==> flow/design.v (excerpt) <==
module Module_Wrapper (
    input logic ACLK,
    input logic ARESETN,
    input  logic [31:0] AWADDR,
    input  logic AWVALID,
    output logic AWREADY,
    input  logic [31:0] WDATA,
    input  logic WVALID,
    output logic WREADY,
    output logic [1:0] BRESP,
    output logic BVALID,
    input  logic BREADY,
    output logic [1:0] SS,
    output logic MOSI,
    output logic SCLK,
    input  logic MISO
);
    logic sclk_int, sclk_tick;
    logic fready_full, fready_empty;
    logic wr_en, rd_en;
    logic [31:0] tx_data_bus, ss_data_bus;
    logic [31:0] fifo_tx_out, fifo_ss_out;
    logic [33:0] data_to_master;
    logic go, dready, sresp;
    logic tx_full, tx_empty, ss_full, ss_empty;
    FDIVIDER fdiv_inst (
        .ACLK(ACLK),
        .RESTN(ARESETN),
        .SCLK(sclk_int),
        .TICK(sclk_tick)
    );
    AXI_SLAVE axi_inst (
        .ACLK(ACLK),
        .ARESETN(ARESETN),
        .AWADDR(AWADDR), .AWVALID(AWVALID), .AWREADY(AWREADY),
        .WDATA(WDATA), .WVALID(WVALID), .WREADY(WREADY),
        .BRESP(BRESP), .BVALID(BVALID), .BREADY(BREADY),
        .FREADY_full(fready_full),
        .wr_en(wr_en),
        .Tx_data_out(tx_data_bus),
  ...
For scale: about 900 flip-flops, roughly 0.035 sq mm of cells after synthesis.
export LEC_CHECK = 0
export ABC_AREA = 1
export CAP_MARGIN = 0
export CORE_ASPECT_RATIO = 1.42
export CORE_MARGIN = 2
export CORE_UTILIZATION = 72
export CTS_CLUSTER_DIAMETER = 400
export CTS_CLUSTER_SIZE = 10
export PLACE_DENSITY_LB_ADDON = 0.1
export SETUP_SLACK_MARGIN = -0.18
export SLEW_MARGIN = 20
create_clock -name core_clock -period 2.15 [get_ports {ACLK}]
run.sh (not shown) runs the stock make flow with config.mk's settings and CLKGATE_MAP_FILE=.
The starting point finished but failed the layout checks on negative setup slack.
Then changed:
Settings changed: CAP_MARGIN 0 to 20, CORE_ASPECT_RATIO 1.42 to unset, CORE_UTILIZATION 72 to 69, CTS_CLUSTER_DIAMETER 400 to unset, CTS_CLUSTER_SIZE 10 to unset, PLACE_DENSITY_LB_ADDON 0.1 to unset, SETUP_SLACK_MARGIN -0.18 to 0.56.
After rerunning:
- The changed run completed and failed the layout checks on negative setup slack
- cell area goes up by 12%
- core utilization went up by 5.3 points
- wire length climbs by about 44%
- clock power rises by about 3%
- critical path depth went up by 7
- sequential power is about the same
- synthesized cell count stays the same
- global-route usage is higher by 2.7 points
- count of clock-buffer cells in the layout falls by 53

== run 1 ==
Module_Wrapper again, from the RTL that the note above started with.
==> flow/design.v (excerpt) <==
module Module_Wrapper (
    input logic ACLK,
    input logic ARESETN,
    input  logic [31:0] AWADDR,
    input  logic AWVALID,
    output logic AWREADY,
    input  logic [31:0] WDATA,
    input  logic WVALID,
    output logic WREADY,
    output logic [1:0] BRESP,
    output logic BVALID,
    input  logic BREADY,
    output logic [1:0] SS,
    output logic MOSI,
    output logic SCLK,
    input  logic MISO
);
clock: 3.56 ns
lec_check: 0
cap_margin: 20
core_margin: 2
core_utilization: 65
slew_margin: 20
Run 1 finished every stage and its layout cleared the timing, design-rule and antenna checks.
## Diff of input files: run 2 against run 1
- CORE_UTILIZATION changed from 65 to 72
- SETUP_SLACK_MARGIN newly set to -0.1
- the clock period (ns, I/O delays scaled along) changed from 3.56 to 2.14
==> results <==
- The final report for run 2 shows a completed flow and a layout that fails verification, specifically negative setup slack.
- Run 1: full flow OK, the timing, design-rule and antenna checks passed
- NOTE: wire length in run 2 exceeds that of run 1
- Part of the power in the clock network in run 2 is 0.5 points above run 1.
- Initial antenna violation count sits higher in run 2 than in run 1.
- Diff run 1 -> run 2: post-route non-filler standard cell count now sits lower, clock power grew by 71%.
- Lower final total power among run 2 and run 1: run 1
- Relative to run 1, the clock-buffer cell count measured on run 2 has decreased by a little under 10%.
> inputs changed (run 2 -> run 3)
- ABC_AREA now 1, previously not set
- SETUP_SLACK_MARGIN no longer set, was -0.1
- the clock period (ns, I/O delays scaled along) now 10.8, was 2.14
==> results <==
The flow did not stop early for run 3: all stages ran, and the layout cleared the timing, design-rule and antenna checks.
Startpoint of the most critical setup path: ss_fifo_inst.wr_ptr_gry[3] -> run 2, tx_fifo_inst.wr_ptr_gry[2] -> run 3
Taking run 2 as the reference, in run 3 final wirelength lost 1.1 mm; xor and xnor fraction of the mapped netlist area lost 0.33 points; summed area of non-filler cells in the final layout lost 1.7%.
Total power of run 3 is lower than that of run 2.
Compared to run 2, run 3 has final hold slack 0.060 ns higher.
Compared run 3 against run 2; logic gate fraction of the total cell area within noise.
## Diff of input files: run 4 against run 3
- CTS_CLUSTER_DIAMETER newly set to 101
- the clock period (ns, I/O delays scaled along) changed from 10.8 to 4.74
- In run 4 the final-layout clock-cell area share turned out 0.33 points lower than in run 3.
- Taking run 3 as the reference, in run 4 depth of the worst hold-timing path went down by 2, via count of the first global-routing pass went down by 95, number of design-rule violations left by the first detailed-router iteration went up by 280, length in cells of the worst reg-to-reg path went down by 1.

Module_Wrapper again, from the RTL that the note above started with.
Settings: LEC_CHECK=0, CAP_MARGIN=20, CELL_PAD_IN_SITES_DETAIL_PLACEMENT=1, CELL_PAD_IN_SITES_GLOBAL_PLACEMENT=3, CORE_MARGIN=3, CORE_UTILIZATION=40, CTS_CLUSTER_SIZE=27, GPL_ROUTABILITY_DRIVEN=0, GPL_TIMING_DRIVEN=1, HOLD_SLACK_MARGIN=0.08, MAX_ROUTING_LAYER=met4, MIN_ROUTING_LAYER=met2, PLACE_DENSITY_LB_ADDON=0.01, SETUP_SLACK_MARGIN=0.22, SLEW_MARGIN=20, TNS_END_PERCENT=35; clock period 5.94 ns.
The starting point ran to the end with no violations.
Change:
Settings changed: CELL_PAD_IN_SITES_DETAIL_PLACEMENT 1 to unset, CELL_PAD_IN_SITES_GLOBAL_PLACEMENT 3 to unset, CORE_MARGIN 3 to 2, GPL_ROUTABILITY_DRIVEN 0 to unset, GPL_TIMING_DRIVEN 1 to unset, HOLD_SLACK_MARGIN 0.08 to -0.03, SETUP_SLACK_MARGIN 0.22 to unset, TNS_END_PERCENT 35 to unset.
Clock period 5.94 ns to 3.4 ns, I/O delays scaled along.
Final cell count stays flat.
Worst setup slack gets worse by 1.9 ns.
Synthesized cell count does not change.
Core utilization rises by 0.33 points.
Clock skew falls by 0.0076 ns.
Final area rises by 0.70%.
Change:
Settings changed: CORE_UTILIZATION 40 to 70, CTS_CLUSTER_SIZE 27 to unset, HOLD_SLACK_MARGIN -0.03 to unset, MAX_ROUTING_LAYER met4 to unset, MIN_ROUTING_LAYER met2 to unset, PLACE_DENSITY_LB_ADDON 0.01 to unset, SETUP_SLACK_MARGIN set to 0.55.
Clock period 3.4 ns to 2.18 ns, I/O delays scaled along.
Outcome: The changed run finished but fails on setup timing. Utilization rose by 40 points. Wire length rose by about a fifth. Synthesized cell count stays the same. Die size fell by well over a third. Power rose by well over a third.
Change:
Settings changed: CORE_UTILIZATION 70 to 67, SETUP_SLACK_MARGIN 0.55 to unset.
Clock period 2.18 ns to 3.29 ns, I/O delays scaled along.
The new run completed with no timing, DRC or antenna violations.
Worst setup slack gains 0.47 ns.
Cell area falls by 7.1%.
Power came out lower by 36%.
Area after synthesis does not change.
Via count shrinks by 12%.
Core utilization goes down by 10 points.
Wire length goes down by 25%.
Change:
Settings changed: CORE_UTILIZATION 67 to 70, SETUP_SLACK_MARGIN set to 0.71.
Clock period 3.29 ns to 2.73 ns, I/O delays scaled along.
Cell count came out higher slightly.
Routed wire length came out higher by a quarter to a third.
Die area came out lower by a few percent.
Utilization came out higher by 7.8 points.
Synthesized cell count is unchanged.
Clock power came out higher by a quarter to a third.
Worst setup slack improves by 0.15 ns.
Global-route usage came out higher by 5.7 points.
Change:
Settings changed: CORE_UTILIZATION 70 to 67, SETUP_SLACK_MARGIN 0.71 to 1.41.
Clock period 2.73 ns to 5.16 ns, I/O delays scaled along.
Effect: Power is lower by 48%. Worst setup slack improved by 1.4 ns. Count of clock-buffer cells in the layout is lower by 9. Global-route usage is lower by 6.0 points. Routed wire length is lower by 22%. Core utilization is lower by 8.2 points.

Module_Wrapper again, from the RTL that the note above started with.
==> flow/config.mk <==
export PLATFORM = sky130hd
export DESIGN_NAME = Module_Wrapper
export DESIGN_NICKNAME = Module_Wrapper
export VERILOG_FILES = /design/flow/design.v
export SDC_FILE = /design/flow/constraint.sdc
export NUM_CORES = 4
export LEC_CHECK = 0
export CAP_MARGIN = 20
export CELL_PAD_IN_SITES_GLOBAL_PLACEMENT = 1
export CORE_ASPECT_RATIO = 0.57
export CORE_MARGIN = 5
export CORE_UTILIZATION = 48
export CTS_CLUSTER_DIAMETER = 34
export GPL_ROUTABILITY_DRIVEN = 0
export GPL_TIMING_DRIVEN = 0
export MAX_ROUTING_LAYER = met4
export SLEW_MARGIN = 20
export TNS_END_PERCENT = 95
==> flow/constraint.sdc <==
create_clock -name core_clock -period 7.0 [get_ports {ACLK}]
set_input_delay 1.4000 -clock core_clock [delete_from_list [all_inputs] [get_ports {ACLK}]]
set_output_delay 1.4000 -clock core_clock [all_outputs]
set_load 0.01 [all_outputs]
The first run passed the timing, design-rule and antenna checks.
Then changed:
- CORE_ASPECT_RATIO: 0.57 -> not set
- CORE_MARGIN: 5 -> 2
- TNS_END_PERCENT: 95 -> not set
=> The changed run finished clean. Sequential share of layout area decreases by 2.3 points. Worst setup slack improves by 0.50 ns. Global-route usage goes up by 0.17 points. First-iteration DRC count is lower by about 13%. Register-to-register slack gains 0.16 ns. Via count shrinks by 0.52%.
Then changed:
- CELL_PAD_IN_SITES_GLOBAL_PLACEMENT: 1 -> not set
- CORE_UTILIZATION: 48 -> 40
- CTS_CLUSTER_DIAMETER: 34 -> not set
- GPL_ROUTABILITY_DRIVEN: 0 -> not set
- GPL_TIMING_DRIVEN: 0 -> not set
- MAX_ROUTING_LAYER: met4 -> not set
Final area came out lower by 7.3%.
Die area came out higher by 20%.
Sequential power stays flat.

Starting RTL as in the previous note.
==> flow/config.mk <==
export PLATFORM = sky130hd
export DESIGN_NAME = Module_Wrapper
export DESIGN_NICKNAME = Module_Wrapper
export VERILOG_FILES = /design/flow/design.v
export SDC_FILE = /design/flow/constraint.sdc
export NUM_CORES = 4
export LEC_CHECK = 0
export ABC_AREA = 1
export CAP_MARGIN = 20
export CORE_MARGIN = 2
export CORE_UTILIZATION = 64
export SLEW_MARGIN = 20
export TNS_END_PERCENT = 15
==> flow/constraint.sdc <==
create_clock -name core_clock -period 4.24 [get_ports {ACLK}]
set_input_delay 0.8480 -clock core_clock [delete_from_list [all_inputs] [get_ports {ACLK}]]
set_output_delay 0.8480 -clock core_clock [all_outputs]
set_load 0.01 [all_outputs]
Then changed:
- CORE_UTILIZATION: 64 -> 70
- SETUP_SLACK_MARGIN: unset -> -0.1
- TNS_END_PERCENT: 15 -> unset
- clock period: 4.24 -> 2.19 ns (I/O delays scaled with it)
What happened: The changed run completed, yet does not pass: setup timing. Setup slack gets worse by 0.80 ns. Area after synthesis is unchanged. Final area went up by 2.9%. Die size went down by 8.4%.

Starting RTL as in the previous note.
## Module_Wrapper
module Module_Wrapper (
    input logic ACLK,
    input logic ARESETN,
    input  logic [31:0] AWADDR,
    input  logic AWVALID,
    output logic AWREADY,
    input  logic [31:0] WDATA,
    input  logic WVALID,
    output logic WREADY,
    output logic [1:0] BRESP,
    output logic BVALID,
    input  logic BREADY,
    output logic [1:0] SS,
    output logic MOSI,
    output logic SCLK,
    input  logic MISO
);
==> flow/config.mk <==
export PLATFORM = sky130hd
export DESIGN_NAME = Module_Wrapper
export DESIGN_NICKNAME = Module_Wrapper
export VERILOG_FILES = /design/flow/design.v
export SDC_FILE = /design/flow/constraint.sdc
export NUM_CORES = 4
export LEC_CHECK = 0
export ABC_AREA = 0
export CAP_MARGIN = 20
export CELL_PAD_IN_SITES_DETAIL_PLACEMENT = 1
export CORE_MARGIN = 10
export CORE_UTILIZATION = 21
export CTS_CLUSTER_DIAMETER = 188
export CTS_CLUSTER_SIZE = 25
export GPL_ROUTABILITY_DRIVEN = 0
export MAX_ROUTING_LAYER = met5
export PLACE_DENSITY_LB_ADDON = 0.02
export SETUP_SLACK_MARGIN = -0.25
export SLEW_MARGIN = 20
export TNS_END_PERCENT = 80
==> flow/constraint.sdc <==
create_clock -name core_clock -period 3.1 [get_ports {ACLK}]
set_input_delay 0.6200 -clock core_clock [delete_from_list [all_inputs] [get_ports {ACLK}]]
set_output_delay 0.6200 -clock core_clock [all_outputs]
set_load 0.01 [all_outputs]
The first run passed the timing, design-rule and antenna checks.
Change:
Settings changed: ABC_AREA 0 to default, CELL_PAD_IN_SITES_DETAIL_PLACEMENT 1 to default, CORE_MARGIN 10 to 2, CORE_UTILIZATION 21 to 29, CTS_CLUSTER_DIAMETER 188 to default, CTS_CLUSTER_SIZE 25 to default, GPL_ROUTABILITY_DRIVEN 0 to default, MAX_ROUTING_LAYER met5 to default, PLACE_DENSITY_LB_ADDON 0.02 to default, SETUP_SLACK_MARGIN -0.25 to default, TNS_END_PERCENT 80 to default.
Clock period 3.1 ns to 3.86 ns, I/O delays scaled along.
What happened:
- worst setup slack improved by 0.48 ns
- count of clock-buffer cells in the layout grows by 46
- sequential cell count stays the same
- wire length goes down by 28%
- total power is lower by about 2.1%
- area after synthesis does not change
Change:
Settings changed: CORE_UTILIZATION 29 to 40.
Cell area hardly moves.
Sequential share of layout area climbs by 0.17 points.
Synthesized area is unchanged.
Clock skew climbs by 0.0047 ns.
Register-to-register slack gets better by 0.06 ns.
Power climbs by 2.1%.
Change:
Settings changed: MAX_ROUTING_LAYER from default to met4, MIN_ROUTING_LAYER from default to met2.
Clock period 3.86 ns to 3.4 ns, I/O delays scaled along.
After rerunning: The new run went through all stages and came out clean. Wire length increases by a few percent. Utilization decreases by 0.22 points. Via count increases by a quarter to a third. Design area decreases slightly. Count of clock-buffer cells in the layout decreases by 4. Register-to-register slack loses 0.50 ns. Die size does not change.

Starting RTL as in the previous note.
==> flow/design.v (excerpt) <==
module Module_Wrapper (
    input logic ACLK,
    input logic ARESETN,
    input  logic [31:0] AWADDR,
    input  logic AWVALID,
    output logic AWREADY,
    input  logic [31:0] WDATA,
    input  logic WVALID,
    output logic WREADY,
    output logic [1:0] BRESP,
    output logic BVALID,
    input  logic BREADY,
    output logic [1:0] SS,
    output logic MOSI,
    output logic SCLK,
    input  logic MISO
);
make LEC_CHECK=0 ABC_AREA=0 CAP_MARGIN=20 CELL_PAD_IN_SITES_DETAIL_PLACEMENT=1 CORE_MARGIN=10 CORE_UTILIZATION=34 CTS_CLUSTER_DIAMETER=104 CTS_CLUSTER_SIZE=25 GPL_ROUTABILITY_DRIVEN=0 GPL_TIMING_DRIVEN=0 MAX_ROUTING_LAYER=met5 PLACE_DENSITY_LB_ADDON=0.02 SETUP_SLACK_MARGIN=-0.25 SLEW_MARGIN=20 TNS_END_PERCENT=80 finish   # period 2.97 ns
The starting point completed, yet does not pass: setup timing.
Next try:
Settings changed: ABC_AREA 0 to unset, CELL_PAD_IN_SITES_DETAIL_PLACEMENT 1 to unset, CORE_MARGIN 10 to 2, CORE_UTILIZATION 34 to 72, CTS_CLUSTER_DIAMETER 104 to unset, CTS_CLUSTER_SIZE 25 to unset, GPL_ROUTABILITY_DRIVEN 0 to unset, GPL_TIMING_DRIVEN 0 to unset, MAX_ROUTING_LAYER met5 to unset, PLACE_DENSITY_LB_ADDON 0.02 to unset, SETUP_SLACK_MARGIN -0.25 to -0.11, TNS_END_PERCENT 80 to unset.
Clock period 2.97 ns to 2.14 ns, I/O delays scaled along.
The changed run completed and failed the layout checks on setup timing.
Design area rises slightly.
Critical path depth falls by 1.
Sequential cell count does not change.
Hold slack degrades by 0.20 ns.
Die size falls by well over a third.
Non-clock buffer count falls by 83.
Register-to-register slack improves by 0.09 ns.
Next try:
Settings changed: ABC_AREA set to 1, CTS_CLUSTER_DIAMETER set to 79, PLACE_DENSITY_LB_ADDON set to 0.3, SETUP_SLACK_MARGIN -0.11 to -0.1.
The changed run reached the layout checks and failed them: setup timing.
Wire length grows by about 18%.
Synthesized area grows by about 2.5%.
Combinational power grows by about 8%.
Critical path depth grows by 1.
Synthesized cell count grows by about 56%.
Clock power stays flat.
Sequential cell count is unchanged.
Worst setup slack is worse by 0.020 ns.
Count of clock-buffer cells in the layout shrinks by 1.
Next try:
Settings changed: ABC_AREA 1 to 0, CAP_MARGIN 20 to 40, CORE_UTILIZATION 72 to 70, CTS_CLUSTER_DIAMETER 79 to unset, CTS_CLUSTER_SIZE set to 17, PLACE_DENSITY set to 0.39, PLACE_DENSITY_LB_ADDON 0.3 to unset, SETUP_SLACK_MARGIN -0.1 to 0.55.
Result:
- The changed run finished but fails on setup timing
- cell area came out higher by about 4%
- fmax came out lower by 1.1%
- power came out higher by 1.7%
No activity file was given, so power comes from the tool's default toggle rates.
